Setup of run 1:
==> flow/design.v (excerpt) <==
module RSA_TOP (
    clk, rst_n, in_valid,
    in_p, in_q, in_e, in_c,
    out_valid, out_m
);
Size in the first run: about 14,000 cells after synthesis, roughly 36 I/O pins, ~110,000 µm² of cells after synthesis.
==> flow/config.mk <==
export PLATFORM = sky130hd
export DESIGN_NAME = RSA_TOP
export DESIGN_NICKNAME = RSA_TOP
export VERILOG_FILES = /design/flow/design.v
export SDC_FILE = /design/flow/constraint.sdc
export NUM_CORES = 4
export LEC_CHECK = 0
export CAP_MARGIN = 35
export CORE_MARGIN = 5
export CORE_UTILIZATION = 25
export CTS_CLUSTER_DIAMETER = 285
export CTS_CLUSTER_SIZE = 99
export GPL_ROUTABILITY_DRIVEN = 0
export SLEW_MARGIN = 20
export TNS_END_PERCENT = 5
==> flow/constraint.sdc <==
create_clock -name core_clock -period 90.0 [get_ports {clk}]
set_input_delay 18.0000 -clock core_clock [delete_from_list [all_inputs] [get_ports {clk}]]
set_output_delay 18.0000 -clock core_clock [all_outputs]
set_load 0.01 [all_outputs]
run.sh (not shown) runs the stock make flow with config.mk's settings and CLKGATE_MAP_FILE=.
Run 1 went all the way through synthesis, placement and routing and the layout is clean on timing, DRC and antenna.
> inputs changed (run 1 -> run 2)
- CTS_CLUSTER_SIZE removed (was 99)
- CAP_MARGIN changed from 35 to 20
- CORE_MARGIN changed from 5 to 2
- CTS_CLUSTER_DIAMETER removed (was 285)
- MAX_ROUTING_LAYER newly set to met4
- TNS_END_PERCENT removed (was 5)
- HOLD_SLACK_MARGIN newly set to 0.23
- CORE_UTILIZATION changed from 25 to 40
- GPL_ROUTABILITY_DRIVEN removed (was 0)
--- outcome ---
Run 2 ended with every stage complete and zero timing, DRC or antenna violations. On routing usage on met2: between run 2 and run 1, it ends up higher for run 2. Fmax of run 1 is on par with run 2. Cell area | run 2 vs run 1 | run 2 smaller. Compared with run 1, run 2 shows a higher number of detailed-routing iterations run before antenna repair. In the tables for run 2 and run 1, routed wire length reads higher with run 1. Going from run 1 to run 2, the total global-route track usage was found to have gone up by 8.7 points. Compared with run 1, run 2 shows a lower height of the chip.
Input changes introduced in run 3 (baseline for comparison: run 2):
- clearing HOLD_SLACK_MARGIN, which used to be 0.23
- clearing MAX_ROUTING_LAYER, which used to be met4
- swapping 90.0 for 85.7 in the clock period (ns, I/O delays scaled along)
## What came out
When the final numbers for run 3 and run 2 were put side by side, the layout overhead on the synthesized area turned out to be smaller in run 2. Run 3 against run 2; final wirelength is up slightly. Run 3: buffer-and-inverter tally for the worst setup path higher than run 2.
The following lists how run 4 was set up differently from run 3:
- PLACE_DENSITY: unset -> 0.65
- CORE_UTILIZATION: 40 -> 70
- the clock period (ns, I/O delays scaled along): 85.7 -> 72.9
- Taking run 3 as the reference point, the routed wire length on met3 of run 4 rises by 94%.
- Comparing run 3 and run 4, the one run not ending clean was run 4.
- Across both runs, proportion of cell area occupied by registers was lower for run 4 than for run 3.
- Taking run 3 as the reference point, the achievable clock frequency of run 4 rises by 9.2%.
> inputs changed (run 4 -> run 5)
- an added SETUP_SLACK_MARGIN of 2.16
- a deleted PLACE_DENSITY that had been 0.65
- a change of CORE_UTILIZATION from 70 to 72
- a change of the clock period (ns, I/O delays scaled along) from 72.9 to 14.4
==> comparison <==
Run 5 got as far as 3_5_place_dp, where a tool error ended the run. Area of the core region, run 4 and run 5: larger value in run 4. Run 5 reports a higher final estimated routing congestion in global placement than run 4 does. Run 5 vs. run 4: area of the chip shows a reduction of 2.8%. Run 5 against run 4: overall die height lost about 1.4%; area of the mapped netlist neither gained nor lost much.
Edits applied to the flow inputs when going from run 5 to run 6:
- CORE_UTILIZATION: 72 -> 40
- SETUP_SLACK_MARGIN: 2.16 -> unset
- the clock period (ns, I/O delays scaled along): 14.4 -> 90.0
Notes after the runs:
Of run 6 and run 5, only run 5 fails to reach the end of the flow.
Run 5 failed in 3_5_place_dp with DPL-0033.
Against run 5 as the reference, run 6 delivers a higher placeable core area.
Comparing run 5 against run 6, there is no change at all in adder-cell area share of the yosys netlist.
| placement row count | run 6 vs run 5 | about 34% higher |
Comparing run 6 and run 5, the lower routability congestion estimate from global placement is on run 6.

run A:
RSA_TOP again, from the RTL that the note above started with.
// RSA_TOP
module RSA_TOP (
    clk, rst_n, in_valid,
    in_p, in_q, in_e, in_c,
    out_valid, out_m
);
input clk, rst_n, in_valid;
input [3:0] in_p, in_q;
input [7:0] in_e, in_c;
output reg out_valid;
output reg [7:0] out_m;
parameter WIDTH = 4 ;
parameter ST_IN = 0 ;
parameter ST_OUT = 1 ;  
reg current_state  ;
reg next_state  ;
reg  [WIDTH*2-1:0] c_text , c_wait_1 ;
reg  [WIDTH-1  :0] get_p, get_q ;
reg  [WIDTH*2-1:0] get_e ;
reg  [WIDTH*2-1:0] decrypted_text  ;
reg  [WIDTH*2-1:0] decrypted_text_wait_1  ;
wire [WIDTH*2-1:0] OUT_D, OUT_N ;
reg  [WIDTH*2-1:0] private_D , private_N ;
reg  [2:0] count_number ;
reg  [2:0] count_out ; 
integer i  ;
reg count_1 ;
always@(posedge clk, negedge rst_n)
begin
	if(!rst_n)
		begin
			count_1 <= 'd0 ;
		end
	else if (current_state == ST_IN)
		begin
			if (in_valid) begin
				if(count_1 !=1) 
					count_1 <= count_1 + 'd1 ;
			end
		end
	else
		count_1 <= 'd0 ;
end	
reg [2:0] count_8 ;
always@(posedge clk, negedge rst_n)
begin
	if(!rst_n)
		begin
			count_8 <= 'd0 ;
		end
	else if (current_state == ST_IN)
  ...
Settings: LEC_CHECK=0, ABC_AREA=1, CAP_MARGIN=20, CORE_ASPECT_RATIO=0.69, CORE_MARGIN=2, CORE_UTILIZATION=62, CTS_CLUSTER_DIAMETER=340, CTS_CLUSTER_SIZE=95, PLACE_DENSITY=0.41, SLEW_MARGIN=20, TNS_END_PERCENT=5; clock period 37.0 ns.
Run A finished all stages; layout check result: FAIL, due to negative setup slack.
Inputs modified between run A and run B:
- CTS_CLUSTER_DIAMETER removed (was 340)
- CTS_CLUSTER_SIZE removed (was 95)
- CORE_ASPECT_RATIO removed (was 0.69)
- ABC_AREA removed (was 1)
- TNS_END_PERCENT removed (was 5)
- CORE_UTILIZATION changed from 62 to 55
- PLACE_DENSITY removed (was 0.41)
- the clock period (ns, I/O delays scaled along) changed from 37.0 to 85.7
Findings:
Run B has completed all stages; timing, DRC and antenna checks passed.
[compare] base=run A new=run B: number of DRC markers after the initial detailed-route iteration went down by 3422, cell area after technology mapping went up by 0.0010 mm^2, cell count listed in synth_stat.txt went down by 1867.
Edits applied to the flow inputs when going from run B to run C:
- a change of CORE_UTILIZATION from 55 to 40
- an added CELL_PAD_IN_SITES_GLOBAL_PLACEMENT of 1
- an added ABC_AREA of 1
- a change of the clock period (ns, I/O delays scaled along) from 85.7 to 98.2
## What came out
- Per the final summary, run C finished and its layout is clean on timing, DRC and antenna.
- Run C leaves more setup margin than run B.
- | register-to-register slack | run C vs run B | better |
- The initial antenna violation count reported for run C is greater than that of run B by 4.
- Measured against each other, run B and run C differ in total number of multi-input combinational cells, the higher figure coming from run C.
- Run C ended up with a lower wire length per cell after detailed routing than run B did.
- Relative to run B, yosys synthesis chip area has decreased by about 0.9% in run C.
